--- flow/run.sh ---
#!/bin/bash
# the make line also repeats each setting of config.mk as NAME=value (left out here)
make -C /OpenROAD-flow-scripts/flow DESIGN_CONFIG=/design/flow/config.mk WORK_HOME=/design/flow/orfs CLKGATE_MAP_FILE= finish
--- flow/config.mk ---
export PLATFORM = sky130hd
export DESIGN_NAME = axi_timer_averager
export DESIGN_NICKNAME = axi_timer_averager
export VERILOG_FILES = /design/flow/design.v
export SDC_FILE = /design/flow/constraint.sdc
export NUM_CORES = 4
export LEC_CHECK = 0
export CAP_MARGIN = 20
export CELL_PAD_IN_SITES_DETAIL_PLACEMENT = 0
export CELL_PAD_IN_SITES_GLOBAL_PLACEMENT = 2
export CORE_MARGIN = 6
export CORE_UTILIZATION = 65
export CTS_CLUSTER_DIAMETER = 256
export GPL_ROUTABILITY_DRIVEN = 1
export GPL_TIMING_DRIVEN = 1
export MAX_ROUTING_LAYER = met5
export PLACE_DENSITY_LB_ADDON = 0.27
export SETUP_SLACK_MARGIN = 0.64
export SLEW_MARGIN = 20
export TNS_END_PERCENT = 5
--- flow/constraint.sdc ---
create_clock -name core_clock -period 2.19 [get_ports {CLK}]
set_input_delay 0.4380 -clock core_clock [delete_from_list [all_inputs] [get_ports {CLK}]]
set_output_delay 0.4380 -clock core_clock [all_outputs]
set_load 0.01 [all_outputs]
--- flow/design.v ---
`timescale 1ns / 1ps
module axi_timer_averager_functional (
    input  logic        CLK            ,
    input  logic        RESET          ,
    input  logic        START_TIMER    ,
    input  logic        STOP_TIMER     ,
    input  logic        AVG_MSMT_ENABLE,
    input  logic [ 4:0] AVG_MSMT_LIMIT ,
    output logic [31:0] MSMT_VALUE     ,
    output logic        MSMT_VALID     ,
    output logic [63:0] AVG_MSMT_VALUE ,
    output logic [31:0] MSMT_COUNT     ,
    input  logic [ 3:0] LOAD_EN        ,
    input  logic [31:0] LOAD_DATA      ,
    input  logic [ 3:0] LOAD_STRB      
);
    function automatic logic [31:0] merge_bytes(input logic [31:0] old_value, input logic [31:0] new_value, input logic [3:0] strb);
        for (int b = 0; b < 4; b++)
            merge_bytes[b*8 +: 8] = strb[b] ? new_value[b*8 +: 8] : old_value[b*8 +: 8];
    endfunction
    logic d_start_timer;
    logic start_event  ;
    logic d_stop_timer;
    logic stop_event  ;
    localparam logic IDLE_ST = 1'b0;
    localparam logic MSMT_ST = 1'b1;
    logic [31:0] measurement_value;
    logic current_state;
    logic [31:0] avg_msmt_count;
    logic [31:0] avg_msmt_limit;
    logic [63:0] avg_msmt_value        ;
    logic [63:0] avg_msmt_value_shifted;
    logic        avg_msmt_value_valid  ;
    logic [31:0] avg_msmt_limit_rom [0:31];
    always_comb begin
        for (int i = 0; i < 32; i++)
            avg_msmt_limit_rom[i] = 32'h00000001 << i;
    end
    logic d_avg_msmt_enable;
    logic avg_msmt_event;
    always_ff @(posedge CLK) begin : MSMT_COUNT_processing  
        if (RESET)
            MSMT_COUNT <= 32'd1;
        else
            MSMT_COUNT <= avg_msmt_count + 1;
    end 
    always_comb begin 
        MSMT_VALUE = measurement_value;
    end 
    always_ff @(posedge CLK) begin 
        if (RESET)
            d_start_timer <= 1'b0;
        else
            d_start_timer <= START_TIMER ;
    end 
    always_ff @(posedge CLK) begin 
        if (RESET) begin 
            start_event <= 1'b0;
        end else if (!d_start_timer & START_TIMER) begin 
            start_event <= 1'b1;
        end else begin 
            start_event <= 1'b0;
        end 
    end 
    always_ff @(posedge CLK) begin 
        if (RESET)
            d_stop_timer <= 1'b0;
        else
            d_stop_timer <= STOP_TIMER;
    end 
    always_ff @(posedge CLK) begin 
        if (RESET) begin 
            stop_event <= 1'b0;
        end else if (!d_stop_timer & STOP_TIMER) begin 
            stop_event <= 1'b1;
        end else begin 
            stop_event <= 1'b0;
        end 
    end 
    always_ff @(posedge CLK) begin : current_state_processing 
        if (RESET) begin 
            current_state <= IDLE_ST;
        end else begin 
            case (current_state)
                IDLE_ST : 
                    if (start_event) begin 
                        current_state <= MSMT_ST;
                    end else begin 
                        current_state <= current_state;
                    end 
                MSMT_ST : 
                    if (stop_event) begin 
                        current_state <= IDLE_ST;
                    end else begin 
                        current_state <= current_state;
                    end 
                default : 
                    current_state <= current_state;
            endcase  
        end 
    end 
    always_ff @(posedge CLK) begin : measurement_value_processing 
        if (RESET) begin 
            measurement_value <= '0;
        end else if (LOAD_EN[3]) begin 
            measurement_value <= merge_bytes(measurement_value, LOAD_DATA, LOAD_STRB);
        end else begin 
            case (current_state)
                MSMT_ST : 
                    measurement_value <= measurement_value + 1;
                default : 
                    measurement_value <= '0;
            endcase  
        end 
    end 
    always_ff @(posedge CLK) begin : MSMT_VALID_processing 
        if (RESET) begin 
            MSMT_VALID <= 1'b0;
        end else begin 
            case (current_state) 
                MSMT_ST : 
                    if (stop_event) begin 
                        MSMT_VALID <= 1'b1;
                    end else begin 
                        MSMT_VALID <= 1'b0;
                    end 
                default : 
                    MSMT_VALID <= 1'b0;
            endcase  
        end 
    end 
    always_ff @(posedge CLK) begin : avg_msmt_count_processing 
        if (RESET) begin 
            avg_msmt_count <= '0;
        end else if (LOAD_EN[2]) begin 
            avg_msmt_count <= merge_bytes(avg_msmt_count, LOAD_DATA, LOAD_STRB);
        end else if ((avg_msmt_count == avg_msmt_limit) | !AVG_MSMT_ENABLE) begin 
            avg_msmt_count <= '0;
        end else begin 
            if (MSMT_VALID) begin 
                avg_msmt_count <= avg_msmt_count + 1;
            end else begin 
                avg_msmt_count <= avg_msmt_count;
            end 
        end 
    end 
    always_ff @(posedge CLK) begin : d_avg_msmt_enable_processing 
        if (RESET)
            d_avg_msmt_enable <= 1'b0;
        else
            d_avg_msmt_enable <= AVG_MSMT_ENABLE;
    end 
    always_ff @(posedge CLK) begin 
        if (RESET) begin 
            avg_msmt_event <= 1'b0;
        end else if (AVG_MSMT_ENABLE & !d_avg_msmt_enable) begin 
            avg_msmt_event <= 1'b1;
        end else begin 
            avg_msmt_event <= 1'b0;
        end 
    end 
    always_ff @(posedge CLK) begin : avg_msmt_limit_processing 
        if (RESET) begin 
            avg_msmt_limit <= '0;
        end else if (avg_msmt_event) begin 
            avg_msmt_limit <= avg_msmt_limit_rom[AVG_MSMT_LIMIT];
        end else begin 
            avg_msmt_limit <= avg_msmt_limit;
        end 
    end 
    always_ff @(posedge CLK) begin : avg_msmt_value_processing 
        if (RESET) begin 
            avg_msmt_value <= '0;
        end else if (LOAD_EN[0]) begin 
            avg_msmt_value[31:0] <= merge_bytes(avg_msmt_value[31:0], LOAD_DATA, LOAD_STRB);
        end else if (LOAD_EN[1]) begin 
            avg_msmt_value[63:32] <= merge_bytes(avg_msmt_value[63:32], LOAD_DATA, LOAD_STRB);
        end else if (avg_msmt_limit == avg_msmt_count) begin 
            avg_msmt_value <= '0;
        end else begin 
            if (AVG_MSMT_ENABLE) begin 
                if (MSMT_VALID) begin 
                        avg_msmt_value <= avg_msmt_value + measurement_value;
                end else begin 
                    avg_msmt_value <= avg_msmt_value;
                end 
            end else begin 
                avg_msmt_value <= '0;
            end 
        end 
    end 
    always_ff @(posedge CLK) begin : avg_msmt_value_shifted_processing 
        if (RESET) begin 
            avg_msmt_value_shifted <= '0;
        end else begin 
            case (AVG_MSMT_LIMIT) 
                5'h00   : avg_msmt_value_shifted <= avg_msmt_value[63:0];
                5'h01   : avg_msmt_value_shifted <= avg_msmt_value[63:1];
                5'h02   : avg_msmt_value_shifted <= avg_msmt_value[63:2];
                5'h03   : avg_msmt_value_shifted <= avg_msmt_value[63:3];
                5'h04   : avg_msmt_value_shifted <= avg_msmt_value[63:4];
                5'h05   : avg_msmt_value_shifted <= avg_msmt_value[63:5];
                5'h06   : avg_msmt_value_shifted <= avg_msmt_value[63:6];
                5'h07   : avg_msmt_value_shifted <= avg_msmt_value[63:7];
                5'h08   : avg_msmt_value_shifted <= avg_msmt_value[63:8];
                5'h09   : avg_msmt_value_shifted <= avg_msmt_value[63:9];
                5'h0a   : avg_msmt_value_shifted <= avg_msmt_value[63:10];
                5'h0b   : avg_msmt_value_shifted <= avg_msmt_value[63:11];
                5'h0c   : avg_msmt_value_shifted <= avg_msmt_value[63:12];
                5'h0d   : avg_msmt_value_shifted <= avg_msmt_value[63:13];
                5'h0e   : avg_msmt_value_shifted <= avg_msmt_value[63:14];
                5'h0f   : avg_msmt_value_shifted <= avg_msmt_value[63:15];
                5'h10   : avg_msmt_value_shifted <= avg_msmt_value[63:16];
                5'h11   : avg_msmt_value_shifted <= avg_msmt_value[63:17];
                5'h12   : avg_msmt_value_shifted <= avg_msmt_value[63:18];
                5'h13   : avg_msmt_value_shifted <= avg_msmt_value[63:19];
                5'h14   : avg_msmt_value_shifted <= avg_msmt_value[63:20];
                5'h15   : avg_msmt_value_shifted <= avg_msmt_value[63:21];
                5'h16   : avg_msmt_value_shifted <= avg_msmt_value[63:22];
                5'h17   : avg_msmt_value_shifted <= avg_msmt_value[63:23];
                5'h18   : avg_msmt_value_shifted <= avg_msmt_value[63:24];
                5'h19   : avg_msmt_value_shifted <= avg_msmt_value[63:25];
                5'h1a   : avg_msmt_value_shifted <= avg_msmt_value[63:26];
                5'h1b   : avg_msmt_value_shifted <= avg_msmt_value[63:27];
                5'h1c   : avg_msmt_value_shifted <= avg_msmt_value[63:28];
                5'h1d   : avg_msmt_value_shifted <= avg_msmt_value[63:29];
                5'h1e   : avg_msmt_value_shifted <= avg_msmt_value[63:30];
                5'h1f   : avg_msmt_value_shifted <= avg_msmt_value[63:31];
                default : avg_msmt_value_shifted <= avg_msmt_value[63:31];
            endcase  
        end 
    end 
    always_ff @(posedge CLK) begin : avg_msmt_value_valid_processing 
        if (RESET) begin 
            avg_msmt_value_valid <= 1'b0;
        end else if (avg_msmt_count == avg_msmt_limit) begin 
            avg_msmt_value_valid <= 1'b1;
        end else begin 
            avg_msmt_value_valid <= 1'b0;
        end 
    end
    always_ff @(posedge CLK) begin 
        if (RESET) begin 
            AVG_MSMT_VALUE <= '0;
        end else if (avg_msmt_value_valid) begin 
            AVG_MSMT_VALUE <= avg_msmt_value_shifted;
        end else begin 
            AVG_MSMT_VALUE <= AVG_MSMT_VALUE;
        end 
    end 
endmodule
`timescale 1 ns / 1 ps
module axi_timer_averager #(
    parameter integer DEFAULT_SAMPLES_SERIE = 2,
    parameter integer S_AXI_LITE_DATA_WIDTH = 32  ,
    parameter integer S_AXI_LITE_ADDR_WIDTH = 32
) (
    input  logic                                 CLK               ,
    input  logic                                 RESETN            ,
    input  logic [    S_AXI_LITE_ADDR_WIDTH-1:0] S_AXI_LITE_AWADDR ,
    input  logic [                          2:0] S_AXI_LITE_AWPROT ,
    input  logic                                 S_AXI_LITE_AWVALID,
    output logic                                 S_AXI_LITE_AWREADY,
    input  logic [    S_AXI_LITE_DATA_WIDTH-1:0] S_AXI_LITE_WDATA  ,
    input  logic [(S_AXI_LITE_DATA_WIDTH/8)-1:0] S_AXI_LITE_WSTRB  ,
    input  logic                                 S_AXI_LITE_WVALID ,
    output logic                                 S_AXI_LITE_WREADY ,
    output logic [                          1:0] S_AXI_LITE_BRESP  ,
    output logic                                 S_AXI_LITE_BVALID ,
    input  logic                                 S_AXI_LITE_BREADY ,
    input  logic [    S_AXI_LITE_ADDR_WIDTH-1:0] S_AXI_LITE_ARADDR ,
    input  logic [                          2:0] S_AXI_LITE_ARPROT ,
    input  logic                                 S_AXI_LITE_ARVALID,
    output logic                                 S_AXI_LITE_ARREADY,
    output logic [    S_AXI_LITE_DATA_WIDTH-1:0] S_AXI_LITE_RDATA  ,
    output logic [                          1:0] S_AXI_LITE_RRESP  ,
    output logic                                 S_AXI_LITE_RVALID ,
    input  logic                                 S_AXI_LITE_RREADY ,
    output logic [                         31:0] MSMT_VALUE        ,
    output logic                                 MSMT_VALID        ,
    input  logic                                 INTR
);
    logic [S_AXI_LITE_ADDR_WIDTH-1:0] axi_awaddr ;
    logic                             axi_awready;
    logic                             axi_wready ;
    logic [                      1:0] axi_bresp  ;
    logic                             axi_bvalid ;
    logic [S_AXI_LITE_ADDR_WIDTH-1:0] axi_araddr ;
    logic                             axi_arready;
    logic [S_AXI_LITE_DATA_WIDTH-1:0] axi_rdata  ;
    logic [                      1:0] axi_rresp  ;
    logic                             axi_rvalid ;
    localparam integer ADDR_LSB          = (S_AXI_LITE_DATA_WIDTH/32) + 1;
    localparam integer OPT_MEM_ADDR_BITS = 5                             ;
    logic                                                            slv_reg_rden                          ;
    logic                                                            slv_reg_wren                          ;
    logic [S_AXI_LITE_DATA_WIDTH-1:0]                                reg_data_out                          ;
    logic                                                            aw_en                                 ;
    logic        start_timer       ;
    logic        stop_timer        ;
    logic        avg_msmt_enable   ;
    logic [ 4:0] avg_msmt_limit    ;
    logic [31:0] msmt_count_reg    ;
    logic [63:0] avg_msmt_value_reg;
    logic [ 3:0] load_en           ;
    always_comb begin : S_AXI_LITE_processing 
        S_AXI_LITE_AWREADY = axi_awready;
        S_AXI_LITE_WREADY  = axi_wready;
        S_AXI_LITE_BRESP   = axi_bresp;
        S_AXI_LITE_BVALID  = axi_bvalid;
        S_AXI_LITE_ARREADY = axi_arready;
        S_AXI_LITE_RDATA   = axi_rdata;
        S_AXI_LITE_RRESP   = axi_rresp;
    end 
    always_ff @( posedge CLK ) begin : S_AXI_LITE_RVALID_proc
        if (~RESETN)
            S_AXI_LITE_RVALID <= 1'b0;
        else
            S_AXI_LITE_RVALID <= axi_rvalid;
    end 
    always_ff @( posedge CLK ) begin : axi_awready_proc
        if (~RESETN)
            axi_awready <= 1'b0;
        else    
            if (~axi_awready & S_AXI_LITE_AWVALID & S_AXI_LITE_WVALID & aw_en)
                axi_awready <= 1'b1;
            else 
                if (S_AXI_LITE_BREADY & axi_bvalid)
                    axi_awready <= 1'b0;
                else
                    axi_awready <= 1'b0;
    end       
    always_ff @( posedge CLK ) begin : aw_en_proc
        if (~RESETN)
            aw_en <= 1'b1;
        else
            if (~axi_awready & S_AXI_LITE_AWVALID & S_AXI_LITE_WVALID & aw_en)
                aw_en <= 1'b0;
            else 
                if (S_AXI_LITE_BREADY & axi_bvalid)
                    aw_en <= 1'b1;
    end       
    always_ff @( posedge CLK ) begin : axi_awaddr_proc
        if (~RESETN)
            axi_awaddr <= '0;
        else
            if (~axi_awready & S_AXI_LITE_AWVALID & S_AXI_LITE_WVALID & aw_en)
                axi_awaddr <= S_AXI_LITE_AWADDR;
    end       
    always_ff @( posedge CLK ) begin : axi_wready_proc
        if (~RESETN)
            axi_wready <= 1'b0;
        else    
            if (~axi_wready & S_AXI_LITE_WVALID & S_AXI_LITE_AWVALID & aw_en )
                axi_wready <= 1'b1;
            else
                axi_wready <= 1'b0;
    end       
    always_comb begin : slv_reg_wren_processing  
        slv_reg_wren = axi_wready & S_AXI_LITE_WVALID & axi_awready & S_AXI_LITE_AWVALID;
    end
    always_ff @( posedge CLK ) begin : axi_bvalid_proc
        if (~RESETN)
            axi_bvalid  <= 1'b0;
        else
            if (axi_awready & S_AXI_LITE_AWVALID & ~axi_bvalid & axi_wready & S_AXI_LITE_WVALID)
                axi_bvalid <= 1'b1;
            else
                if (S_AXI_LITE_BREADY & axi_bvalid)
                    axi_bvalid <= 1'b0; 
    end   
    always_ff @( posedge CLK ) begin : axi_bresp_proc
        if (~RESETN)
            axi_bresp   <= 2'b0;
        else
            if (axi_awready & S_AXI_LITE_AWVALID & ~axi_bvalid & axi_wready & S_AXI_LITE_WVALID)
                axi_bresp  <= 2'b0;  
    end   
    always_ff @( posedge CLK ) begin : axi_arready_proc
        if (~RESETN)
            axi_arready <= 1'b0;
        else    
            if (~axi_arready & S_AXI_LITE_ARVALID)
                axi_arready <= 1'b1;
            else
                axi_arready <= 1'b0;
    end       
    always_ff @( posedge CLK ) begin : axi_araddr_proc
        if (~RESETN)
            axi_araddr  <= 32'b0;
        else    
            if (~axi_arready & S_AXI_LITE_ARVALID)
                axi_araddr  <= S_AXI_LITE_ARADDR;
    end       
    always_ff @( posedge CLK ) begin : axi_rvalid_proc
        if (~RESETN)
            axi_rvalid <= 1'b0;
        else
            if (axi_arready & S_AXI_LITE_ARVALID & ~axi_rvalid)
                axi_rvalid <= 1'b1;
            else 
                if (axi_rvalid & S_AXI_LITE_RREADY)
                    axi_rvalid <= 1'b0;
    end    
    always_ff @( posedge CLK ) begin : axi_rresp_proc
        if (~RESETN)
            axi_rresp  <= '0;
        else
            if (axi_arready & S_AXI_LITE_ARVALID & ~axi_rvalid)
                axi_rresp  <= 2'b0;  
    end    
    always_ff @(posedge CLK) begin : slv_reg_rden_proc
        if (~RESETN)
            slv_reg_rden <= 1'b0;
        else
            slv_reg_rden <= axi_arready & S_AXI_LITE_ARVALID & ~axi_rvalid;
    end 
    always_ff @(posedge CLK) begin
        if (~RESETN)
            reg_data_out <= '0;
        else
        case ( axi_araddr[ADDR_LSB+OPT_MEM_ADDR_BITS:ADDR_LSB] )
            8'h00   : reg_data_out <= {31'b0, stop_timer};
            8'h01   : reg_data_out <= {16'b0, 3'b0, avg_msmt_limit, 7'b0, avg_msmt_enable};
            8'h02   : reg_data_out <= avg_msmt_value_reg[31:0];
            8'h03   : reg_data_out <= avg_msmt_value_reg[63:32];
            8'h04   : reg_data_out <= msmt_count_reg[31:0];
            default : reg_data_out <= '0;
        endcase
    end
    always_ff @(posedge CLK) begin
        if (~RESETN)
            axi_rdata <= '0;
        else if (slv_reg_rden)
            axi_rdata <= reg_data_out;      
    end    
    always_ff @(posedge CLK) begin : stop_timer_processing 
        if (~RESETN) begin 
            stop_timer <= 1'b0;
        end else begin 
            if (slv_reg_wren) begin 
                if (axi_awaddr[ADDR_LSB + OPT_MEM_ADDR_BITS : ADDR_LSB] == 0) begin 
                    if (S_AXI_LITE_WSTRB[0]) begin 
                        stop_timer <= S_AXI_LITE_WDATA[0];
                    end else begin 
                        stop_timer <= 1'b0;
                    end 
                end else begin 
                    stop_timer <= 1'b0;
                end 
            end else begin 
                stop_timer <= 1'b0;
            end 
        end 
    end 
    always_ff @(posedge CLK) begin : avg_msmt_enable_processing 
        if (~RESETN) begin 
            avg_msmt_enable <= 1'b0;
        end else begin 
            if (slv_reg_wren) begin 
                if (axi_awaddr[ADDR_LSB + OPT_MEM_ADDR_BITS : ADDR_LSB] == 1) begin 
                    if (S_AXI_LITE_WSTRB[0]) begin 
                        avg_msmt_enable <= S_AXI_LITE_WDATA[0];
                    end else begin 
                        avg_msmt_enable <= avg_msmt_enable;
                    end 
                end else begin 
                    avg_msmt_enable <= avg_msmt_enable;
                end 
            end else begin 
                avg_msmt_enable <= avg_msmt_enable;
            end 
        end 
    end 
    always_ff @(posedge CLK) begin : avg_msmt_limit_processing 
        if (~RESETN) begin 
            avg_msmt_limit <= DEFAULT_SAMPLES_SERIE;
        end else begin 
            if (slv_reg_wren) begin 
                if (axi_awaddr[ADDR_LSB + OPT_MEM_ADDR_BITS : ADDR_LSB] == 1) begin 
                    if (S_AXI_LITE_WSTRB[1]) begin 
                        avg_msmt_limit <= S_AXI_LITE_WDATA[12:8];
                    end else begin 
                        avg_msmt_limit <= avg_msmt_limit;
                    end 
                end else begin 
                    avg_msmt_limit <= avg_msmt_limit;
                end 
            end else begin 
                avg_msmt_limit <= avg_msmt_limit;
            end 
        end 
    end 
    always_ff @(posedge CLK) begin : start_timer_processing 
        if (~RESETN)
            start_timer <= 1'b0;
        else
            start_timer <= INTR;
    end 
    always_comb begin : load_en_processing 
        load_en[0] = slv_reg_wren & (axi_awaddr[ADDR_LSB + OPT_MEM_ADDR_BITS : ADDR_LSB] == 2);
        load_en[1] = slv_reg_wren & (axi_awaddr[ADDR_LSB + OPT_MEM_ADDR_BITS : ADDR_LSB] == 3);
        load_en[2] = slv_reg_wren & (axi_awaddr[ADDR_LSB + OPT_MEM_ADDR_BITS : ADDR_LSB] == 4);
        load_en[3] = slv_reg_wren & (axi_awaddr[ADDR_LSB + OPT_MEM_ADDR_BITS : ADDR_LSB] == 5);
    end
    axi_timer_averager_functional axi_timer_averager_functional_inst (
        .CLK            (CLK               ),
        .RESET          (~RESETN           ),
        .START_TIMER    (start_timer       ),
        .STOP_TIMER     (stop_timer        ),
        .AVG_MSMT_ENABLE(avg_msmt_enable   ),
        .AVG_MSMT_LIMIT (avg_msmt_limit    ),
        .MSMT_VALUE     (MSMT_VALUE        ),
        .MSMT_VALID     (MSMT_VALID        ),
        .AVG_MSMT_VALUE (avg_msmt_value_reg),
        .MSMT_COUNT     (msmt_count_reg    ),
        .LOAD_EN        (load_en           ),
        .LOAD_DATA      (S_AXI_LITE_WDATA  ),
        .LOAD_STRB      (S_AXI_LITE_WSTRB  )
    );
endmodule
==> results of run 1 <==
==> ci_impl_report.md, run 1 <==
### Yosys + OpenROAD results

| Metric | Value |
|---|---|
| Status | `did not finish` |
| Fail Step | `global placement without I/O` |
| Tool error | `[ERROR FLW-0024] Place density exceeds 1.0 (current PLACE_DENSITY_LB_ADDON =  0.27). Please check if the value of  PLACE_DENSITY_LB_ADDON is between 0 and 0.99.` |
| Die height | `221 um` |
| Ys cells | `3579` |
| FA/HA/MAJ Cells, Area Fraction | `0.0157` |
| Count of cell types in the netlist | `94` |
| Count leader, synth | `nor2_1` |
| Mean Syn Cell Area | `7.94 um^2` |
| Simple share | `0.184` |
| Syn. warnings | `3` |
| Yosys stat area | `0.0284 mm^2` |
| Register share after synthesis | `0.297` |
| Floorplan core density | `0.660` |
| Area fraction in xor and xnor cells | `0.0280` |
| Top cells by area | `dfxtp_1 (30%), a221oi_1 (7.0%), a22oi_1 (6.8%)` |
| Complex Gates by Area | `0.346` |
| Post-synthesis async set-or-reset flop share | `0` |
| Mapped Cells | `3579` |
| Flops after synth | `421` |
| Top_reg_cell synth | `dfxtp_1` |
| Dominant cell area share | `0.297` |
| Top cells by count, synth | `nor2_1 (425), dfxtp_1 (421), clkbuf_1 (393)` |
| Cell Area, Synth | `0.0284 mm^2` |
| Core Box Area | `0.0431 mm^2` |
| Rows | `76` |
| Area leader, netlist | `dfxtp_1` |
| Mux frac, synth | `0.0575` |
| Die X | `221 um` |
| Number of synthesized flops with an enable pin | `0` |
| Die Area | `0.0489 mm^2` |
| Largest logic family | `AND-OR/OR-AND gates` |
==> run 2: changes to the inputs <==
Settings changed: CAP_MARGIN 20 to 5, CELL_PAD_IN_SITES_DETAIL_PLACEMENT 0 to 1, CELL_PAD_IN_SITES_GLOBAL_PLACEMENT 2 to 1, CORE_MARGIN 6 to 2, CORE_UTILIZATION 65 to 35, CTS_CLUSTER_DIAMETER 256 to unset, GPL_TIMING_DRIVEN 1 to unset, MAX_ROUTING_LAYER met5 to met4, MIN_ROUTING_LAYER set to met2, PLACE_DENSITY_LB_ADDON 0.27 to 0.14, SETUP_SLACK_MARGIN 0.64 to -0.64, SLEW_MARGIN 20 to 10, TNS_END_PERCENT 5 to unset.
Clock period 2.19 ns to 8.0 ns, I/O delays scaled along.
==> run 2 against run 1 <==
  * The flow stops in global routing
  * Die size is 71% higher
  * Synthesized area unchanged
  * Synthesized cell count unchanged
==> ci_impl_report.md, run 2 <==
### Yosys + OpenROAD results

| Metric | Value |
|---|---|
| Status | `did not finish` |
| Fail Step | `global routing` |
| Tool error | `[ERROR GRT-0116] Global routing finished with congestion. Check the congestion regions in the DRC Viewer.` |
| FA/HA/MAJ Cells, Area Fraction | `0.0157` |
| IO Count | `188` |
| Top cells by area | `dfxtp_1 (30%), a221oi_1 (7.0%), a22oi_1 (6.8%)` |
| Syn. warnings | `3` |
| Die height | `289 um` |
| CTS buffer count | `49` |
| Num Clock Sinks | `421` |
| Largest logic family | `AND-OR/OR-AND gates` |
| Count of cell types in the netlist | `94` |
| Rows | `104` |
| Count leader, synth | `nor2_1` |
| CTS resizes | `0` |
| Register share after synthesis | `0.297` |
| Floorplan core density | `0.353` |
| Core Box Area | `0.0804 mm^2` |
| Mean Syn Cell Area | `7.94 um^2` |
| Yosys stat area | `0.0284 mm^2` |
| GRT Util Overall | `0.683` |
| Worst slack, placed | `2.99 ns` |
| Simple share | `0.184` |
| Top cells by count, synth | `nor2_1 (425), dfxtp_1 (421), clkbuf_1 (393)` |
| Post-synthesis async set-or-reset flop share | `0` |
| Post-cts hold buffer count | `0` |
| Root Buffer Master | `clkbuf_16` |
| Area leader, netlist | `dfxtp_1` |
| Die Area | `0.0835 mm^2` |
| Clock Tree Buf Depth | `3` |
| Mapped Cells | `3579` |
| Number of synthesized flops with an enable pin | `0` |
| Post-place instance area | `0.0302 mm^2` |
| Postcts setup bufs | `0` |
| Flops after synth | `421` |
| Ys cells | `3579` |
| Mux frac, synth | `0.0575` |
| Routability Congestion | `1.05` |
| Die X | `289 um` |
| Global route overflow | `179` |
| Post-DP HPWL | `100000 um` |
| Complex Gates by Area | `0.346` |
| Cell Area, Synth | `0.0284 mm^2` |
| Area fraction in xor and xnor cells | `0.0280` |
| H-tree levels | `2` |
| Dominant cell area share | `0.297` |
| PortBufs | `125` |
| Top_reg_cell synth | `dfxtp_1` |
==> run 2: layer usage <==
layer,track usage,overflow
met3,0.763,131
met2,0.750,27
met5,-,-
met4,0.411,21
met1,-,-
==> run 2: metrics by stage <==
stage          total power, mW  std cells
4_1_cts                   4.85       4479
3_5_place_dp              2.36       4391
2_1_floorplan             2.24       3582
3_3_place_gp              2.35       4391
==> run 3: changes to the inputs <==
Settings changed: ABC_AREA set to 1, CAP_MARGIN 5 to 20, CELL_PAD_IN_SITES_GLOBAL_PLACEMENT 1 to 2, CORE_MARGIN 2 to 6, CORE_UTILIZATION 35 to 23, CTS_CLUSTER_DIAMETER set to 101, GPL_TIMING_DRIVEN set to 1, MIN_ROUTING_LAYER met2 to unset, PLACE_DENSITY_LB_ADDON 0.14 to 0.27, SETUP_SLACK_MARGIN -0.64 to 0.87, SLEW_MARGIN 10 to 20, TNS_END_PERCENT set to 40.
Clock period 8.0 ns to 5.44 ns, I/O delays scaled along.
==> run 3 against run 2 <==
  * The run now finishes clean
  * Synthesized area grew 11%
  * Die size grew 75%
  * Synthesized cell count grew 50%
==> ci_impl_report.md, run 3 <==
## Implementation flow summary

| Metric | Value |
|---|---|
| Final Cell Area | `0.0365 mm^2` |
| Mapped Cells | `5365` |
| Vias per inst | `5.68` |
| PortBufs | `125` |
| Tightest Pin Transition | `1.23 ns` |
| Clk. pwr | `3.76 mW` |
| Area fraction in xor and xnor cells | `0.0211` |
| Vias | `40500` |
| Sw power | `1.87 mW` |
| VDD IR max | `0.275 mV` |
| Die height | `382 um` |
| Worst Path Required | `5.95 ns` |
| Pwr Density | `200 mW/mm^2` |
| Cell Area, Synth | `0.0315 mm^2` |
| Worst-path clk slew | `0.06 ns` |
| CTS tree | `built` |
| Layout Nets | `5440` |
| Setup slack after layout | `1.80 ns` |
| Number of synthesized flops with an enable pin | `0` |
| Main power-consuming group | `clock` |
| Yosys stat area | `0.0315 mm^2` |
| # DRC | `0` |
| Largest logic family | `simple AND/OR/NAND/NOR gates` |
| H-tree levels | `2` |
| Count of cell types in the netlist | `51` |
| Fmax | `275 MHz` |
| WP depth | `11` |
| CP top delay family | `simple AND/OR/NAND/NOR gates` |
| Reg2reg setup slack | `1.80 ns` |
| Complex Gates by Area | `0.230` |
| Die Area | `0.146 mm^2` |
| Slew Limit Fails | `0` |
| Flops after synth | `421` |
| Post-DP HPWL | `147000 um` |
| Post-cts hold buffer count | `0` |
| Mux frac, synth | `0` |
| Top cells by count, synth | `nand2_1 (1234), nor2_1 (885), o22ai_1 (625)` |
| Mean Syn Cell Area | `5.88 um^2` |
| Vias in the first global route | `39500` |
| Hold path cells | `1` |
| Worst path cell trace | `inv_1 -> nand2_1 -> nor2_1 -> nand2_1 -> buf_4 -> o22ai_1 -> nor2_1 -> nand2_1 -> nor3_1 -> a21o_1 -> inv_1` |
| Post-DRT Antenna Nets | `0` |
| Largest net degree at the start of global routing | `129` |
| Post-layout period usage | `0.669` |
| Final setup skew | `0.0547 ns` |
| CP bufs+invs | `3` |
| Syn. warnings | `3` |
| CTS resizes | `0` |
| Initial antenna violation count | `18` |
| Fin Setup TNS | `0 ns` |
| Crit Path Class | `register to register` |
| Clock period minus worst slack | `3.64 ns` |
| R2r startpoint | `avg_msmt_limit[3]$_SDFFE_PN0P_` |
| Skew-Pair Late Insertion Delay | `0.65 ns` |
| Clock Power Share | `0.515` |
| Critical path startpoint category | `register` |
| Switching part of the total | `0.256` |
| Global route overflow | `0` |
| Static leakage | `14.8 nW` |
| Arrival @ worst endpoint | `4.14 ns` |
| Clock Tree Buf Depth | `3` |
| Count leader, synth | `nand2_1` |
| Worst slack, placed | `1.52 ns` |
| Combinational share of power | `0.053` |
| Root Buffer Master | `clkbuf_16` |
| Ys cells | `5365` |
| R2r worst-path depth | `11` |
| CP dominant cell by count | `nand2_1` |
| Die X | `382 um` |
| Rows | `135` |
| Top cells by area | `dfxtp_1 (27%), nand2_1 (15%), o22ai_1 (12%)` |
| Fillers | `17400` |
| Area growth syn-to-layout | `15.8%` |
| Post-place instance area | `0.0346 mm^2` |
| Hold path start | `axi_timer_averager_functional_inst.d_start_timer$_SDFF_PN0_` |
| GRT Util Overall | `0.283` |
| Core Box Area | `0.136 mm^2` |
| Critical-path maximum fanout | `17` |
| Hold Path Class | `register to register` |
| First-pass GRT wire length | `299000 um` |
| RSZ-0062 raised after global routing | `false` |
| Drt pass-1 iters | `8` |
| Status | `complete, no violations` |
| Comb power | `384 uW` |
| Power Internal | `5.43 mW` |
| Log Warnings | `87` |
| Crit. End Element | `register` |
| Total Power | `7.30 mW` |
| Final hold violation count | `0` |
| Floorplan core density | `0.232` |
| Max cap viols | `0` |
| Postcts setup bufs | `0` |
| FA/HA/MAJ Cells, Area Fraction | `0.0141` |
| Routability Congestion | `0.974` |
| Slowest CP cell | `nand2_1` |
| Dominant cell area share | `0.267` |
| Initial DRC Count | `4784` |
| Sequential Power Share | `0.432` |
| Setup crit start | `avg_msmt_limit[3]$_SDFFE_PN0P_` |
| Crit-path max cell delay | `0.91 ns` |
| CTS buffer count | `52` |
| P_seq | `3.15 mW` |
| Final hold slack | `0.380 ns` |
| Post-synthesis async set-or-reset flop share | `0` |
| IO Count | `188` |
| Top_reg_cell synth | `dfxtp_1` |
| Simple share | `0.342` |
| Slew headroom | `0.177` |
| DR WL/cell | `29.9 um` |
| Final Setup Violations | `0` |
| Total Wirelength | `213000 um` |
| Register share after synthesis | `0.267` |
| Hold Path Sink | `axi_timer_averager_functional_inst.start_event$_SDFF_PN0_` |
| Num Clock Sinks | `421` |
| Area leader, netlist | `dfxtp_1` |
-- run 3: stage by stage --
stage                     utilization  instances
after floorplan                     -       5368
after global placement          0.255       7017
after detailed placement        0.255       7018
after CTS                       0.269       7114
after global routing            0.269       7119
final                           0.269       7121
-- run 3: final cells by class --
cell class | instances | area, um^2 | area share
Clock inverter | 26 | 332 | 0.00908
Clock buffer | 70 | 1530 | 0.0419
Tap cell | 1781 | 2230 | 0.0610
Timing Repair Buffer | 286 | 2510 | 0.0687
Multi-Input combinational cell | 3941 | 19300 | 0.527
Sequential cell | 421 | 8430 | 0.231
Antenna cell | 7 | 17.5 | 0.000480
Inverter | 589 | 2210 | 0.0606
-- run 3: per-layer routing --
metal | wire (um) | track usage | up-vias
li1 | - | - | 17800
met1 | 92100 | 0.375 | 19800
met2 | 89500 | 0.418 | 2298
met3 | 19000 | 0.0539 | 607
met4 | 12000 | 0.130 | 0
met5 | 0 | - | -
==> run 4: changes to the inputs <==
Settings changed: CAP_MARGIN 20 to 5, CELL_PAD_IN_SITES_GLOBAL_PLACEMENT 2 to 3, CORE_UTILIZATION 23 to 20, CTS_CLUSTER_DIAMETER 101 to 373, GPL_TIMING_DRIVEN 1 to 0, HOLD_SLACK_MARGIN set to -0.05, MAX_ROUTING_LAYER met4 to met5, MIN_ROUTING_LAYER set to met2, SLEW_MARGIN 20 to 35.
Clock period 5.44 ns to 3.32 ns, I/O delays scaled along.
==> run 4 against run 3 <==
  * The run now fails in global routing
  * Synthesized cell count stayed put
  * Die size up 15%
  * Synthesized area did not move
==> ci_impl_report.md, run 4 <==
### Yosys + OpenROAD results

| Metric | Value |
|---|---|
| Mean Syn Cell Area | `5.88 um^2` |
| Mux frac, synth | `0` |
| Dominant cell area share | `0.267` |
| Top_reg_cell synth | `dfxtp_1` |
| Mapped Cells | `5365` |
| Post-cts hold buffer count | `0` |
| Fail Step | `global routing` |
| Number of synthesized flops with an enable pin | `0` |
| IO Count | `188` |
| Area fraction in xor and xnor cells | `0.0211` |
| Core Box Area | `0.156 mm^2` |
| H-tree levels | `2` |
| Register share after synthesis | `0.267` |
| GRT Util Overall | `0.651` |
| CTS buffer count | `52` |
| Die Area | `0.167 mm^2` |
| Top cells by count, synth | `nand2_1 (1234), nor2_1 (885), o22ai_1 (625)` |
| Post-DP HPWL | `247000 um` |
| Top cells by area | `dfxtp_1 (27%), nand2_1 (15%), o22ai_1 (12%)` |
| Global route overflow | `3` |
| Root Buffer Master | `clkbuf_16` |
| Die X | `409 um` |
| Die height | `409 um` |
| Status | `did not finish` |
| Largest logic family | `simple AND/OR/NAND/NOR gates` |
| Tool error | `[ERROR GRT-0232] Routing congestion too high. Check the congestion heatmap in the GUI.` |
| Syn. warnings | `3` |
| Post-synthesis async set-or-reset flop share | `0` |
| Post-place instance area | `0.0362 mm^2` |
| Count of cell types in the netlist | `51` |
| Ys cells | `5365` |
| FA/HA/MAJ Cells, Area Fraction | `0.0141` |
| PortBufs | `125` |
| Count leader, synth | `nand2_1` |
| Simple share | `0.342` |
| Complex Gates by Area | `0.230` |
| Flops after synth | `421` |
| Worst slack, placed | `-1.04 ns` |
| Floorplan core density | `0.202` |
| Yosys stat area | `0.0315 mm^2` |
| Clock Tree Buf Depth | `3` |
| Area leader, netlist | `dfxtp_1` |
| Cell Area, Synth | `0.0315 mm^2` |
| Rows | `145` |
| Num Clock Sinks | `421` |
| Routability Congestion | `1.12` |
[run 4: per-stage QoR]
stage | instances | util
after CTS | 7807 | 0.270
after detailed placement | 7575 | 0.232
after global placement | 7551 | 0.226
after floorplan | 5368 | -
[run 4: repair_timing]
item | CTS
endpoints found under the setup margin | 239
cloned | 3
gates resized | 804
pin swaps | 102
buffers inserted | 133
[run 4: routing by layer]
layer | overflow | global-route usage
met5 | 0 | 0.555
met2 | 0 | 0.685
met4 | 0 | 0.429
met1 | - | -
met3 | 3 | 0.762
==> run 5: changes to the inputs <==
Settings changed: ABC_AREA 1 to unset, CAP_MARGIN 5 to 20, CELL_PAD_IN_SITES_DETAIL_PLACEMENT 1 to 0, CELL_PAD_IN_SITES_GLOBAL_PLACEMENT 3 to 2, CORE_UTILIZATION 20 to 61, CTS_CLUSTER_DIAMETER 373 to 256, GPL_TIMING_DRIVEN 0 to 1, HOLD_SLACK_MARGIN -0.05 to unset, MIN_ROUTING_LAYER met2 to unset, SLEW_MARGIN 35 to 20, TNS_END_PERCENT 40 to 5.
Clock period 3.32 ns to 3.72 ns, I/O delays scaled along.
==> run 5 against run 4 <==
  * The run fails in global placement without I/O
  * Synthesized cell count down 33%
  * Die size down 69%
  * Synthesized area down 9.9%
==> ci_impl_report.md, run 5 <==
### Yosys + OpenROAD results

| Metric | Value |
|---|---|
| Top cells by count, synth | `nor2_1 (425), dfxtp_1 (421), clkbuf_1 (393)` |
| Ys cells | `3579` |
| Mapped Cells | `3579` |
| Die height | `228 um` |
| Floorplan core density | `0.622` |
| Register share after synthesis | `0.297` |
| Die Area | `0.0519 mm^2` |
| Count leader, synth | `nor2_1` |
| FA/HA/MAJ Cells, Area Fraction | `0.0157` |
| Dominant cell area share | `0.297` |
| Post-synthesis async set-or-reset flop share | `0` |
| Die X | `228 um` |
| Largest logic family | `AND-OR/OR-AND gates` |
| Mux frac, synth | `0.0575` |
| Flops after synth | `421` |
| Yosys stat area | `0.0284 mm^2` |
| Cell Area, Synth | `0.0284 mm^2` |
| Rows | `78` |
| Mean Syn Cell Area | `7.94 um^2` |
| Area fraction in xor and xnor cells | `0.0280` |
| Top cells by area | `dfxtp_1 (30%), a221oi_1 (7.0%), a22oi_1 (6.8%)` |
| Fail Step | `global placement without I/O` |
| Simple share | `0.184` |
| Area leader, netlist | `dfxtp_1` |
| Complex Gates by Area | `0.346` |
| Syn. warnings | `3` |
| Core Box Area | `0.0457 mm^2` |
| Number of synthesized flops with an enable pin | `0` |
| Status | `did not finish` |
| Top_reg_cell synth | `dfxtp_1` |
| Count of cell types in the netlist | `94` |
| Tool error | `[ERROR FLW-0024] Place density exceeds 1.0 (current PLACE_DENSITY_LB_ADDON =  0.27). Please check if the value of  PLACE_DENSITY_LB_ADDON is between 0 and 0.99.` |
==> run 6: changes to the inputs <==
Settings changed: CORE_UTILIZATION 61 to 72, HOLD_SLACK_MARGIN set to -0.1, MAX_ROUTING_LAYER met5 to met4, SETUP_SLACK_MARGIN 0.87 to 0.64.
Clock period 3.72 ns to 2.19 ns, I/O delays scaled along.
==> run 6 against run 5 <==
  * The flow again stops in global placement without I/O
  * Synthesized cell count unchanged
  * Die size shrank 15%
  * Synthesized area unchanged
==> ci_impl_report.md, run 6 <==
### Yosys + OpenROAD results

| Metric | Value |
|---|---|
| Post-synthesis async set-or-reset flop share | `0` |
| Top cells by area | `dfxtp_1 (30%), a221oi_1 (7.0%), a22oi_1 (6.8%)` |
| Register share after synthesis | `0.297` |
| Syn. warnings | `3` |
| Flops after synth | `421` |
| Number of synthesized flops with an enable pin | `0` |
| Core Box Area | `0.0387 mm^2` |
| Yosys stat area | `0.0284 mm^2` |
| Count leader, synth | `nor2_1` |
| Fail Step | `global placement without I/O` |
| Die X | `211 um` |
| Rows | `72` |
| Count of cell types in the netlist | `94` |
| Die height | `211 um` |
| Tool error | `[ERROR FLW-0024] Place density exceeds 1.0 (current PLACE_DENSITY_LB_ADDON =  0.27). Please check if the value of  PLACE_DENSITY_LB_ADDON is between 0 and 0.99.` |
| Mean Syn Cell Area | `7.94 um^2` |
| Area fraction in xor and xnor cells | `0.0280` |
| Area leader, netlist | `dfxtp_1` |
| Cell Area, Synth | `0.0284 mm^2` |
| Ys cells | `3579` |
| Die Area | `0.0444 mm^2` |
| Floorplan core density | `0.734` |
| Simple share | `0.184` |
| Mapped Cells | `3579` |
| Top_reg_cell synth | `dfxtp_1` |
| Complex Gates by Area | `0.346` |
| FA/HA/MAJ Cells, Area Fraction | `0.0157` |
| Mux frac, synth | `0.0575` |
| Top cells by count, synth | `nor2_1 (425), dfxtp_1 (421), clkbuf_1 (393)` |
| Dominant cell area share | `0.297` |
| Status | `did not finish` |
| Largest logic family | `AND-OR/OR-AND gates` |
==> run 7: changes to the inputs <==
Settings changed: CELL_PAD_IN_SITES_GLOBAL_PLACEMENT 2 to 0, HOLD_SLACK_MARGIN -0.1 to -0.03, MAX_ROUTING_LAYER met4 to met5, SETUP_SLACK_MARGIN 0.64 to -0.15.
Clock period 2.19 ns to 2.13 ns, I/O delays scaled along.
==> run 7 against run 6 <==
  * The flow stops in clock tree synthesis
  * Synthesized area stayed put
  * Die size is the same
  * Synthesized cell count stayed put
==> ci_impl_report.md, run 7 <==
### Yosys + OpenROAD results

| Metric | Value |
|---|---|
| Status | `did not finish` |
| Fail Step | `clock tree synthesis` |
| Mapped Cells | `3579` |
| Routability Congestion | `1.18` |
| Floorplan core density | `0.734` |
| Register share after synthesis | `0.297` |
| Largest logic family | `AND-OR/OR-AND gates` |
| Complex Gates by Area | `0.346` |
| Ys cells | `3579` |
| Mux frac, synth | `0.0575` |
| Top cells by count, synth | `nor2_1 (425), dfxtp_1 (421), clkbuf_1 (393)` |
| Cell Area, Synth | `0.0284 mm^2` |
| PortBufs | `125` |
| Area fraction in xor and xnor cells | `0.0280` |
| Die height | `211 um` |
| Yosys stat area | `0.0284 mm^2` |
| Tool error | `[ERROR DPL-0038] Utilization greater than 100%, impossible to legalize` |
| Rows | `72` |
| Flops after synth | `421` |
| Area leader, netlist | `dfxtp_1` |
| Post-DP HPWL | `107000 um` |
| Dominant cell area share | `0.297` |
| Top_reg_cell synth | `dfxtp_1` |
| Worst slack, placed | `-0.960 ns` |
| Top cells by area | `dfxtp_1 (30%), a221oi_1 (7.0%), a22oi_1 (6.8%)` |
| Mean Syn Cell Area | `7.94 um^2` |
| Die X | `211 um` |
| Count leader, synth | `nor2_1` |
| Syn. warnings | `3` |
| FA/HA/MAJ Cells, Area Fraction | `0.0157` |
| Core Box Area | `0.0387 mm^2` |
| Number of synthesized flops with an enable pin | `0` |
| Die Area | `0.0444 mm^2` |
| Simple share | `0.184` |
| Post-synthesis async set-or-reset flop share | `0` |
| IO Count | `188` |
| Count of cell types in the netlist | `94` |
==> run 7: through the flow <==
| step | cells | instance area [um^2] |
|---|---|---|
| 2_1_floorplan | 3582 | 28500 |
| 3_3_place_gp | 4496 | 35500 |
| 3_5_place_dp | 4496 | 35500 |
==> run 8: changes to the inputs <==
Settings changed: CELL_PAD_IN_SITES_DETAIL_PLACEMENT 0 to unset, CELL_PAD_IN_SITES_GLOBAL_PLACEMENT 0 to unset, CORE_ASPECT_RATIO set to 0.58, CORE_MARGIN 6 to 5, CORE_UTILIZATION 72 to 40, CTS_CLUSTER_DIAMETER 256 to 33, CTS_CLUSTER_SIZE set to 43, GPL_ROUTABILITY_DRIVEN 1 to unset, HOLD_SLACK_MARGIN -0.03 to unset, MAX_ROUTING_LAYER met5 to unset, MIN_ROUTING_LAYER set to met2, PLACE_DENSITY_LB_ADDON 0.27 to 0.22, SETUP_SLACK_MARGIN -0.15 to unset, SLEW_MARGIN 20 to 25, TNS_END_PERCENT 5 to unset.
Clock period 2.13 ns to 8.0 ns, I/O delays scaled along.
==> run 8 against run 7 <==
  * The flow stops in global routing
  * Die size increased by 73%
  * Synthesized cell count unchanged
  * Synthesized area unchanged
==> ci_impl_report.md, run 8 <==
### Yosys + OpenROAD results

| Metric | Value |
|---|---|
| Post-place instance area | `0.0301 mm^2` |
| Num Clock Sinks | `421` |
| Area leader, netlist | `dfxtp_1` |
| Die X | `360 um` |
| Count leader, synth | `nor2_1` |
| Rows | `74` |
| Mux frac, synth | `0.0575` |
| Die height | `213 um` |
| GRT Util Overall | `0.736` |
| Cell Area, Synth | `0.0284 mm^2` |
| CTS resizes | `0` |
| Die Area | `0.0767 mm^2` |
| Mapped Cells | `3579` |
| Complex Gates by Area | `0.346` |
| Register share after synthesis | `0.297` |
| Count of cell types in the netlist | `94` |
| Syn. warnings | `3` |
| Post-cts hold buffer count | `0` |
| Area fraction in xor and xnor cells | `0.0280` |
| Top_reg_cell synth | `dfxtp_1` |
| Floorplan core density | `0.404` |
| Yosys stat area | `0.0284 mm^2` |
| IO Count | `188` |
| H-tree levels | `3` |
| Root Buffer Master | `clkbuf_16` |
| Postcts setup bufs | `0` |
| Dominant cell area share | `0.297` |
| Status | `did not finish` |
| Number of synthesized flops with an enable pin | `0` |
| Routability Congestion | `1.09` |
| Core Box Area | `0.0704 mm^2` |
| Flops after synth | `421` |
| Worst slack, placed | `3.01 ns` |
| Tool error | `[ERROR GRT-0116] Global routing finished with congestion. Check the congestion regions in the DRC Viewer.` |
| Placed Cells | `4287` |
| Top cells by area | `dfxtp_1 (30%), a221oi_1 (7.0%), a22oi_1 (6.8%)` |
| FA/HA/MAJ Cells, Area Fraction | `0.0157` |
| Post-DP HPWL | `90400 um` |
| Mean Syn Cell Area | `7.94 um^2` |
| Top cells by count, synth | `nor2_1 (425), dfxtp_1 (421), clkbuf_1 (393)` |
| Largest logic family | `AND-OR/OR-AND gates` |
| Simple share | `0.184` |
| CTS buffer count | `71` |
| Clock Tree Buf Depth | `3` |
| Global route overflow | `361` |
| PortBufs | `125` |
| Fail Step | `global routing` |
| Post-synthesis async set-or-reset flop share | `0` |
| Ys cells | `3579` |
[run 8: metrics by stage]
step                total power [mW]  hold slack (ns)
detailed placement              2.34            0.367
CTS                             5.55            0.377
floorplan                       2.24            0.367
global placement                2.34            0.361
[run 8: routing by layer]
| metal | overflow | GRT usage |
|---|---|---|
| met1 | - | - |
| met2 | 34 | 0.757 |
| met3 | 230 | 0.839 |
| met4 | 46 | 0.536 |
| met5 | 51 | 0.678 |
==> run 9: changes to the inputs <==
Settings changed: ABC_AREA set to 1, CELL_PAD_IN_SITES_DETAIL_PLACEMENT set to 1, CELL_PAD_IN_SITES_GLOBAL_PLACEMENT set to 3, CORE_ASPECT_RATIO 0.58 to unset, CORE_MARGIN 5 to 6, CORE_UTILIZATION 40 to 20, CTS_CLUSTER_DIAMETER 33 to 373, CTS_CLUSTER_SIZE 43 to unset, GPL_ROUTABILITY_DRIVEN set to 0, GPL_TIMING_DRIVEN 1 to 0, HOLD_SLACK_MARGIN set to -0.05, MAX_ROUTING_LAYER set to met5, PLACE_DENSITY_LB_ADDON 0.22 to 0.27, SETUP_SLACK_MARGIN set to 0.87, SLEW_MARGIN 25 to 35, TNS_END_PERCENT set to 40.
Clock period 8.0 ns to 5.44 ns, I/O delays scaled along.
==> run 9 against run 8 <==
  * The flow again stops in global routing
  * Synthesized area rose by 11%
  * Synthesized cell count rose by 50%
  * Die size rose by 120%
==> ci_impl_report.md, run 9 <==
### Yosys + OpenROAD results

| Metric | Value |
|---|---|
| Count of cell types in the netlist | `51` |
| Number of synthesized flops with an enable pin | `0` |
| Status | `did not finish` |
| Num Clock Sinks | `421` |
| Ys cells | `5365` |
| CTS buffer count | `52` |
| Largest logic family | `simple AND/OR/NAND/NOR gates` |
| Floorplan core density | `0.202` |
| Complex Gates by Area | `0.230` |
| Area leader, netlist | `dfxtp_1` |
| Core Box Area | `0.156 mm^2` |
| Post-synthesis async set-or-reset flop share | `0` |
| H-tree levels | `2` |
| Yosys stat area | `0.0315 mm^2` |
| IO Count | `188` |
| Register share after synthesis | `0.267` |
| Tool error | `[ERROR GRT-0116] Global routing finished with congestion. Check the congestion regions in the DRC Viewer.` |
| Post-cts hold buffer count | `0` |
| Mux frac, synth | `0` |
| Die X | `409 um` |
| Die height | `409 um` |
| Global route overflow | `4` |
| Rows | `145` |
| Cell Area, Synth | `0.0315 mm^2` |
| Top cells by count, synth | `nand2_1 (1234), nor2_1 (885), o22ai_1 (625)` |
| Post-DP HPWL | `204000 um` |
| Postcts setup bufs | `0` |
| GRT Util Overall | `0.579` |
| Fail Step | `global routing` |
| Mapped Cells | `5365` |
| Dominant cell area share | `0.267` |
| Simple share | `0.342` |
| PortBufs | `125` |
| FA/HA/MAJ Cells, Area Fraction | `0.0141` |
| Die Area | `0.167 mm^2` |
| Flops after synth | `421` |
| Top cells by area | `dfxtp_1 (27%), nand2_1 (15%), o22ai_1 (12%)` |
| Count leader, synth | `nand2_1` |
| Syn. warnings | `3` |
| Clock Tree Buf Depth | `3` |
| Root Buffer Master | `clkbuf_16` |
| Mean Syn Cell Area | `5.88 um^2` |
| Area fraction in xor and xnor cells | `0.0211` |
| Top_reg_cell synth | `dfxtp_1` |
| CTS resizes | `0` |
[run 9: layer usage]
metal | GRT overflow | GRT usage
met1 | - | -
met2 | 0 | 0.606
met3 | 1 | 0.689
met4 | 2 | 0.384
met5 | 1 | 0.442
[run 9: stage by stage]
stage,instances,worst slack (ns),power [mW],cell area (um^2)
floorplan,5368,2.95,3.41,31600
global placement,7551,0.119,3.64,35400
detailed placement,7561,1.22,3.65,35700
CTS,7656,1.19,7.56,37600
==> run 10: changes to the inputs <==
Settings changed: ABC_AREA 1 to unset, CELL_PAD_IN_SITES_DETAIL_PLACEMENT 1 to unset, CELL_PAD_IN_SITES_GLOBAL_PLACEMENT 3 to unset, CORE_ASPECT_RATIO set to 0.58, CORE_MARGIN 6 to 5, CORE_UTILIZATION 20 to 40, CTS_CLUSTER_DIAMETER 373 to 33, CTS_CLUSTER_SIZE set to 43, GPL_ROUTABILITY_DRIVEN 0 to unset, HOLD_SLACK_MARGIN -0.05 to unset, MAX_ROUTING_LAYER met5 to unset, PLACE_DENSITY_LB_ADDON 0.27 to 0.05, SETUP_SLACK_MARGIN 0.87 to unset, SLEW_MARGIN 35 to 25, TNS_END_PERCENT 40 to unset.
Clock period 5.44 ns to 8.0 ns, I/O delays scaled along.
==> run 10 against run 9 <==
  * The run again fails in global routing
  * Die size down 54%
  * Synthesized cell count decreased by 33%
  * Synthesized area fell by 9.9%
==> ci_impl_report.md, run 10 <==
### Yosys + OpenROAD results

| Metric | Value |
|---|---|
| Mean Syn Cell Area | `7.94 um^2` |
| Syn. warnings | `3` |
| Routability Congestion | `1.45` |
| Post-DP HPWL | `165000 um` |
| Ys cells | `3579` |
| Rows | `74` |
| Die Area | `0.0767 mm^2` |
| Postcts setup bufs | `0` |
| Flops after synth | `421` |
| Global route overflow | `5347` |
| Die height | `213 um` |
| Area fraction in xor and xnor cells | `0.0280` |
| Count of cell types in the netlist | `94` |
| CTS resizes | `0` |
| Clock Tree Buf Depth | `3` |
| PortBufs | `121` |
| Count leader, synth | `nor2_1` |
| Floorplan core density | `0.404` |
| FA/HA/MAJ Cells, Area Fraction | `0.0157` |
| Largest logic family | `AND-OR/OR-AND gates` |
| H-tree levels | `2` |
| Post-synthesis async set-or-reset flop share | `0` |
| Register share after synthesis | `0.297` |
| Yosys stat area | `0.0284 mm^2` |
| Fail Step | `global routing` |
| Simple share | `0.184` |
| Core Box Area | `0.0704 mm^2` |
| Cell Area, Synth | `0.0284 mm^2` |
| Number of synthesized flops with an enable pin | `0` |
| Post-cts hold buffer count | `0` |
| Tool error | `[ERROR GRT-0116] Global routing finished with congestion. Check the congestion regions in the DRC Viewer.` |
| CTS buffer count | `55` |
| Root Buffer Master | `clkbuf_16` |
| Die X | `360 um` |
| Top cells by count, synth | `nor2_1 (425), dfxtp_1 (421), clkbuf_1 (393)` |
| Placed Cells | `4655` |
| Status | `did not finish` |
| Top cells by area | `dfxtp_1 (30%), a221oi_1 (7.0%), a22oi_1 (6.8%)` |
| IO Count | `188` |
| GRT Util Overall | `1.01` |
| Dominant cell area share | `0.297` |
| Mapped Cells | `3579` |
| Complex Gates by Area | `0.346` |
| Mux frac, synth | `0.0575` |
| Num Clock Sinks | `421` |
| Top_reg_cell synth | `dfxtp_1` |
| Area leader, netlist | `dfxtp_1` |
## run 10: metal layers
layer	overflow	GRT usage
met4	357	0.760
met1	-	-
met5	303	1.03
met2	613	0.920
met3	4074	1.27
## run 10: through the flow
step,area (um^2),setup WS (ns)
2_1_floorplan,28400,4.62
3_3_place_gp,30800,2.67
3_5_place_dp,31000,2.93
4_1_cts,32900,3.25
==> run 11: changes to the inputs <==
Settings changed: CELL_PAD_IN_SITES_DETAIL_PLACEMENT set to 0, CELL_PAD_IN_SITES_GLOBAL_PLACEMENT set to 2, CORE_ASPECT_RATIO 0.58 to 0.5, CORE_MARGIN 5 to 2, CORE_UTILIZATION 40 to 56, CTS_CLUSTER_DIAMETER 33 to 358, CTS_CLUSTER_SIZE 43 to 98, GPL_ROUTABILITY_DRIVEN set to 1, GPL_TIMING_DRIVEN 0 to unset, MIN_ROUTING_LAYER met2 to unset, PLACE_DENSITY_LB_ADDON 0.05 to unset, SETUP_SLACK_MARGIN set to 1.33, SLEW_MARGIN 25 to 20.
Clock period 8.0 ns to 4.61 ns, I/O delays scaled along.
==> run 11 against run 10 <==
  * The flow stops in global placement without I/O
  * Synthesized area stayed put
  * Synthesized cell count unchanged
  * Die size fell by 31%
==> ci_impl_report.md, run 11 <==
### Yosys + OpenROAD results

| Metric | Value |
|---|---|
| Yosys stat area | `0.0284 mm^2` |
| Mux frac, synth | `0.0575` |
| Mapped Cells | `3579` |
| Ys cells | `3579` |
| Rows | `58` |
| Top cells by area | `dfxtp_1 (30%), a221oi_1 (7.0%), a22oi_1 (6.8%)` |
| Simple share | `0.184` |
| Dominant cell area share | `0.297` |
| Register share after synthesis | `0.297` |
| Core Box Area | `0.0501 mm^2` |
| Complex Gates by Area | `0.346` |
| Syn. warnings | `3` |
| Die height | `163 um` |
| Die X | `323 um` |
| Fail Step | `global placement without I/O` |
| Mean Syn Cell Area | `7.94 um^2` |
| Area leader, netlist | `dfxtp_1` |
| Count leader, synth | `nor2_1` |
| Tool error | `[ERROR GPL-0301] Utilization 106.912 % exceeds 100%.` |
| Flops after synth | `421` |
| Status | `did not finish` |
| Cell Area, Synth | `0.0284 mm^2` |
| Top cells by count, synth | `nor2_1 (425), dfxtp_1 (421), clkbuf_1 (393)` |
| Die Area | `0.0527 mm^2` |
| Count of cell types in the netlist | `94` |
| Number of synthesized flops with an enable pin | `0` |
| Post-synthesis async set-or-reset flop share | `0` |
| Largest logic family | `AND-OR/OR-AND gates` |
| Floorplan core density | `0.567` |
| FA/HA/MAJ Cells, Area Fraction | `0.0157` |
| Area fraction in xor and xnor cells | `0.0280` |
| Top_reg_cell synth | `dfxtp_1` |
==> run 12: changes to the inputs <==
Settings changed: CORE_UTILIZATION 56 to 62, CTS_CLUSTER_DIAMETER 358 to 396, CTS_CLUSTER_SIZE 98 to 99, PLACE_DENSITY_LB_ADDON set to 0.18, SETUP_SLACK_MARGIN 1.33 to unset, TNS_END_PERCENT set to 10.
Clock period 4.61 ns to 5.49 ns, I/O delays scaled along.
==> run 12 against run 11 <==
  * The run again fails in global placement without I/O
  * Synthesized cell count stayed put
  * Synthesized area is the same
  * Die size down 9.5%
==> ci_impl_report.md, run 12 <==
### Yosys + OpenROAD results

| Metric | Value |
|---|---|
| Status | `did not finish` |
| Fail Step | `global placement without I/O` |
| Tool error | `[ERROR FLW-0024] Place density exceeds 1.0 (current PLACE_DENSITY_LB_ADDON =  0.18). Please check if the value of  PLACE_DENSITY_LB_ADDON is between 0 and 0.99.` |
| Count of cell types in the netlist | `94` |
| Largest logic family | `AND-OR/OR-AND gates` |
| Register share after synthesis | `0.297` |
| Mean Syn Cell Area | `7.94 um^2` |
| Dominant cell area share | `0.297` |
| Count leader, synth | `nor2_1` |
| Cell Area, Synth | `0.0284 mm^2` |
| Die height | `155 um` |
| Simple share | `0.184` |
| Complex Gates by Area | `0.346` |
| Syn. warnings | `3` |
| Rows | `55` |
| Floorplan core density | `0.628` |
| Core Box Area | `0.0452 mm^2` |
| Ys cells | `3579` |
| Number of synthesized flops with an enable pin | `0` |
| Mapped Cells | `3579` |
| Top_reg_cell synth | `dfxtp_1` |
| Post-synthesis async set-or-reset flop share | `0` |
| Area leader, netlist | `dfxtp_1` |
| Top cells by area | `dfxtp_1 (30%), a221oi_1 (7.0%), a22oi_1 (6.8%)` |
| Yosys stat area | `0.0284 mm^2` |
| Top cells by count, synth | `nor2_1 (425), dfxtp_1 (421), clkbuf_1 (393)` |
| Die Area | `0.0477 mm^2` |
| FA/HA/MAJ Cells, Area Fraction | `0.0157` |
| Flops after synth | `421` |
| Area fraction in xor and xnor cells | `0.0280` |
| Mux frac, synth | `0.0575` |
| Die X | `307 um` |
==> run 13: changes to the inputs <==
Settings changed: CELL_PAD_IN_SITES_DETAIL_PLACEMENT 0 to 1, CORE_ASPECT_RATIO 0.5 to unset, CORE_UTILIZATION 62 to 18, CTS_CLUSTER_DIAMETER 396 to unset, CTS_CLUSTER_SIZE 99 to unset, PLACE_DENSITY_LB_ADDON 0.18 to unset, TNS_END_PERCENT 10 to unset.
Clock period 5.49 ns to 11.5 ns, I/O delays scaled along.
==> run 13 against run 12 <==
  * The run now finishes clean
  * Synthesized area is the same
  * Die size grew to 3.4 times the previous value
  * Synthesized cell count is the same
==> ci_impl_report.md, run 13 <==
## Implementation flow summary

| Metric | Value |
|---|---|
| Status | `complete, no violations` |
| Main power-consuming group | `clock` |
| Hold Path Sink | `axi_timer_averager_functional_inst.start_event$_SDFF_PN0_` |
| Top cells by count, synth | `nor2_1 (425), dfxtp_1 (421), clkbuf_1 (393)` |
| Root Buffer Master | `clkbuf_16` |
| Slew headroom | `0.113` |
| Post-layout period usage | `0.454` |
| Area leader, netlist | `dfxtp_1` |
| Register share after synthesis | `0.297` |
| Final Cell Area | `0.0333 mm^2` |
| Cell Area, Synth | `0.0284 mm^2` |
| Hold path cells | `1` |
| Die Area | `0.161 mm^2` |
| CP dominant cell by count | `nand4_1` |
| H-tree levels | `2` |
| Die height | `401 um` |
| Postcts setup bufs | `0` |
| Slew Limit Fails | `0` |
| Fillers | `18500` |
| Vias in the first global route | `32500` |
| Setup crit start | `S_AXI_LITE_WVALID` |
| IO Count | `188` |
| Static leakage | `11.0 nW` |
| Top_reg_cell synth | `dfxtp_1` |
| Number of synthesized flops with an enable pin | `0` |
| Reg2reg setup slack | `7.16 ns` |
| Initial DRC Count | `4219` |
| CTS tree | `built` |
| Flops after synth | `421` |
| Layout Nets | `3529` |
| Power Internal | `2.55 mW` |
| VDD IR max | `0.118 mV` |
| Logic area | `0.0182 mm^2` |
| Mux frac, synth | `0.0575` |
| Crit Path Class | `input pin to register` |
| Drt pass-1 iters | `8` |
| Die X | `401 um` |
| Arrival @ worst endpoint | `5.69 ns` |
| Final hold violation count | `0` |
| Worst Path Required | `11.97 ns` |
| Area fraction in xor and xnor cells | `0.0280` |
| # DRC | `0` |
| R2r worst-path depth | `8` |
| Worst slack, placed | `5.66 ns` |
| Post-place instance area | `0.0315 mm^2` |
| CTS resizes | `0` |
| Core Box Area | `0.157 mm^2` |
| Hold path start | `axi_timer_averager_functional_inst.d_start_timer$_SDFF_PN0_` |
| Area growth syn-to-layout | `17.3%` |
| Critical-path maximum fanout | `34` |
| Vias per inst | `5.89` |
| Fin Setup TNS | `0 ns` |
| PortBufs | `125` |
| Slowest CP cell | `nand2_2` |
| Complex Gates by Area | `0.346` |
| Dominant cell area share | `0.297` |
| Post-cts hold buffer count | `0` |
| Crit. End Element | `register` |
| Yosys stat area | `0.0284 mm^2` |
| DR WL/cell | `30.3 um` |
| FA/HA/MAJ Cells, Area Fraction | `0.0157` |
| Sequential Power Share | `0.437` |
| Rows | `145` |
| Vias | `32300` |
| CP bufs+invs | `1` |
| Simple share | `0.184` |
| Mean Syn Cell Area | `7.94 um^2` |
| Log Warnings | `84` |
| Critical path startpoint category | `input pin` |
| Crit-path max cell delay | `0.80 ns` |
| Total Wirelength | `166000 um` |
| Initial antenna violation count | `23` |
| Max cap viols | `0` |
| WP depth | `8` |
| Register area | `0.00844 mm^2` |
| Setup slack after layout | `6.28 ns` |
| Mapped Cells | `3579` |
| Largest logic family | `AND-OR/OR-AND gates` |
| Count of cell types in the netlist | `94` |
| Num Clock Sinks | `421` |
| Comb power | `134 uW` |
| CTS buffer count | `48` |
| R2r startpoint | `avg_msmt_limit[2]$_SDFFE_PN0P_` |
| CP top delay family | `simple AND/OR/NAND/NOR gates` |
| Tightest Pin Transition | `1.32 ns` |
| Final setup skew | `0.0296 ns` |
| Sw power | `815 uW` |
| Top cells by area | `dfxtp_1 (30%), a221oi_1 (7.0%), a22oi_1 (6.8%)` |
| Worst path cell trace | `clkdlybuf4s50_1 -> nand4_1 -> nor3_1 -> nand4_1 -> nand2_2 -> o22ai_1 -> o21ai_0 -> a21oi_1` |
| Hold Path Class | `register to register` |
| Post-DP HPWL | `97500 um` |
| Clock Tree Buf Depth | `3` |
| Post-synthesis async set-or-reset flop share | `0` |
| Global route overflow | `0` |
| First-pass GRT wire length | `241000 um` |
| Floorplan core density | `0.181` |
| Syn. warnings | `3` |
| Ys cells | `3579` |
| Largest net degree at the start of global routing | `86` |
| Pwr Density | `101 mW/mm^2` |
| Worst-path clk slew | `0.06 ns` |
| Routability Congestion | `0.834` |
| Clk. pwr | `1.76 mW` |
| Combinational share of power | `0.040` |
| P_seq | `1.47 mW` |
| GRT Util Overall | `0.197` |
| Clock period minus worst slack | `5.22 ns` |
| Skew-Pair Late Insertion Delay | `0.63 ns` |
| Post-DRT Antenna Nets | `0` |
| Count leader, synth | `nor2_1` |
| RSZ-0062 raised after global routing | `false` |
| Switching part of the total | `0.242` |
| Clock Power Share | `0.524` |
| Final Setup Violations | `0` |
| Fmax | `192 MHz` |
run 13: per-layer routing:
| layer | global-route usage | up-vias | share of wire |
|---|---|---|---|
| li1 | - | 13500 | - |
| met2 | 0.294 | 2058 | 0.43 |
| met3 | 0.0487 | 503 | 0.10 |
| met4 | 0.0722 | 12 | 0.038 |
| met5 | 0.00238 | - | 0.00068 |
| met1 | 0.271 | 16200 | 0.44 |
run 13: area by class of cell:
| cell class | instances | share of cell area |
|---|---|---|
| inverters | 29 | 0.00349 |
| well taps | 2058 | 0.0773 |
| repair buffers | 242 | 0.0638 |
| multi-input cells | 2638 | 0.548 |
| diodes | 2 | 0.000150 |
| clock inverters | 29 | 0.0148 |
| flip-flops and latches | 421 | 0.253 |
| clock buffers | 61 | 0.0396 |
run 13: metrics by stage:
stage,power [mW],hold WS (ns),instances,utilization
2_1_floorplan,1.56,0.367,3582,-
3_3_place_gp,1.63,0.368,5388,0.201
3_5_place_dp,1.64,0.374,5388,0.201
4_1_cts,3.41,0.385,5478,0.213
5_1_grt,3.48,0.408,5478,0.213
6_report,3.37,0.382,5480,0.213
Power is estimated from default activity; no workload was simulated.
